## v50
Design CPU, start of the top module:
module CPU(clk, reset, memory_in, memory_addr, memory_out, memory_write);
Size in the first run: ~1600 cells after synthesis, ~220 flip-flops, roughly 51 I/O pins, roughly 17000 um^2 of cells after synthesis.
Settings: LEC_CHECK=0, CAP_MARGIN=20, CELL_PAD_IN_SITES_DETAIL_PLACEMENT=2, CORE_MARGIN=2, CORE_UTILIZATION=40, SETUP_SLACK_MARGIN=1.84, SLEW_MARGIN=20, TNS_END_PERCENT=40; clock period 10.0 ns.
run.sh (not shown) runs the stock make flow with config.mk's settings and CLKGATE_MAP_FILE=.
Having completed the whole flow, v50 delivered a layout that passed the timing, design-rule and antenna checks.
Edits applied to the flow inputs when going from v50 to v19:
- TNS_END_PERCENT removed (was 40)
- SETUP_SLACK_MARGIN removed (was 1.84)
- CELL_PAD_IN_SITES_DETAIL_PLACEMENT removed (was 2)
- the clock period (ns, I/O delays scaled along) changed from 10.0 to 8.47
Results
On final clock period utilization by the worst path: v19 sits above v50.
Total of cells resized after clock tree synthesis (v19 over v50): decrease, 3
Changes observed in v19 relative to v50: post-route standard cell area excluding fillers climbed about 0.54%; per-cell via count in the routed design fell 0.32; final critical-path required period saw a decrease.
v50 → v19: number of distinct library cells after synthesis roughly the same, via count went down, post-placement cell area saw an increase.
Edits applied to the flow inputs when going from v19 to v8:
- swapping 40 for 72 in CORE_UTILIZATION
- putting GPL_TIMING_DRIVEN at 1 where nothing was set
- putting CELL_PAD_IN_SITES_GLOBAL_PLACEMENT at 0 where nothing was set
- putting HOLD_SLACK_MARGIN at 0.29 where nothing was set
- putting TNS_END_PERCENT at 35 where nothing was set
- putting SETUP_SLACK_MARGIN at 2.3 where nothing was set
- putting ABC_AREA at 1 where nothing was set
- swapping 8.47 for 11.0 in the clock period (ns, I/O delays scaled along)
==> comparison <==
v19 -> v8: well tap count decreased by more than a quarter. The higher compound-cell area share of the yosys netlist came out of v8. v19 ended up with datapath.inst_reg[15] as its launch point of the critical path; v8 ended up with control_unit.stage[3]. Against v19, wire length of the first global-routing pass in v8 rose by more than 10%. Compared to v19, v8 shows a wider setup margin. v8 has simple-gate area share of the yosys netlist above what v19 had. Delta (v8 minus v19): layout overhead on the synthesized area lower; multi-input logic cell count higher; met3 wire length higher. Summary of v8 over v19: global-route usage now larger, number of placement rows now smaller.
Inputs modified between v8 and v2:
- TNS_END_PERCENT no longer set, was 35
- GPL_TIMING_DRIVEN no longer set, was 1
- CORE_UTILIZATION now 26, was 72
- SETUP_SLACK_MARGIN no longer set, was 2.3
- HOLD_SLACK_MARGIN no longer set, was 0.29
- ABC_AREA no longer set, was 1
- CELL_PAD_IN_SITES_GLOBAL_PLACEMENT no longer set, was 0
- the clock period (ns, I/O delays scaled along) now 8.47, was 11.0
--- outcome ---
Run comparison: v2 slowest cell on the critical path edfxtp_1; v8 slowest cell on the critical path dfrtp_1
Compared with v8, in v2 fmax higher, post-synth design cell area lower, depth of the critical timing path with buffers and inverters included lower, diode insertion count for antenna repair lower.
For v8, the startpoint of the most critical setup path was control_unit.stage[3], unlike v2, where it was datapath.inst_reg[12].
Against v8, v2 reports a largest incremental delay on the critical path that is lower.
Total wire length shrinks by more than 10% when moving from v8 to v2.
## Diff of input files: v23 against v2
- changing CORE_UTILIZATION from 26 to 72
- setting GPL_TIMING_DRIVEN to 1 for the first time
- setting TNS_END_PERCENT to 35 for the first time
- setting SETUP_SLACK_MARGIN to 2.3 for the first time
- changing CAP_MARGIN from 20 to 0
- setting CELL_PAD_IN_SITES_GLOBAL_PLACEMENT to 0 for the first time
- setting ABC_AREA to 1 for the first time
- changing the clock period (ns, I/O delays scaled along) from 8.47 to 11.0
[summary]
- For the fraction of standard cell area that is sequential, v23 came in 0.63 points higher than v2 did.
- Summary of the comparison: number of buffer and inverter instances along the worst setup path is higher in v23, relative to v2.
- v23: count of antenna diodes in the layout is 2 higher than what v2 reported.
- Relative to v2, the overall via count from detail_route of v23 is higher by 4555.
- Setup slack (lower): v2
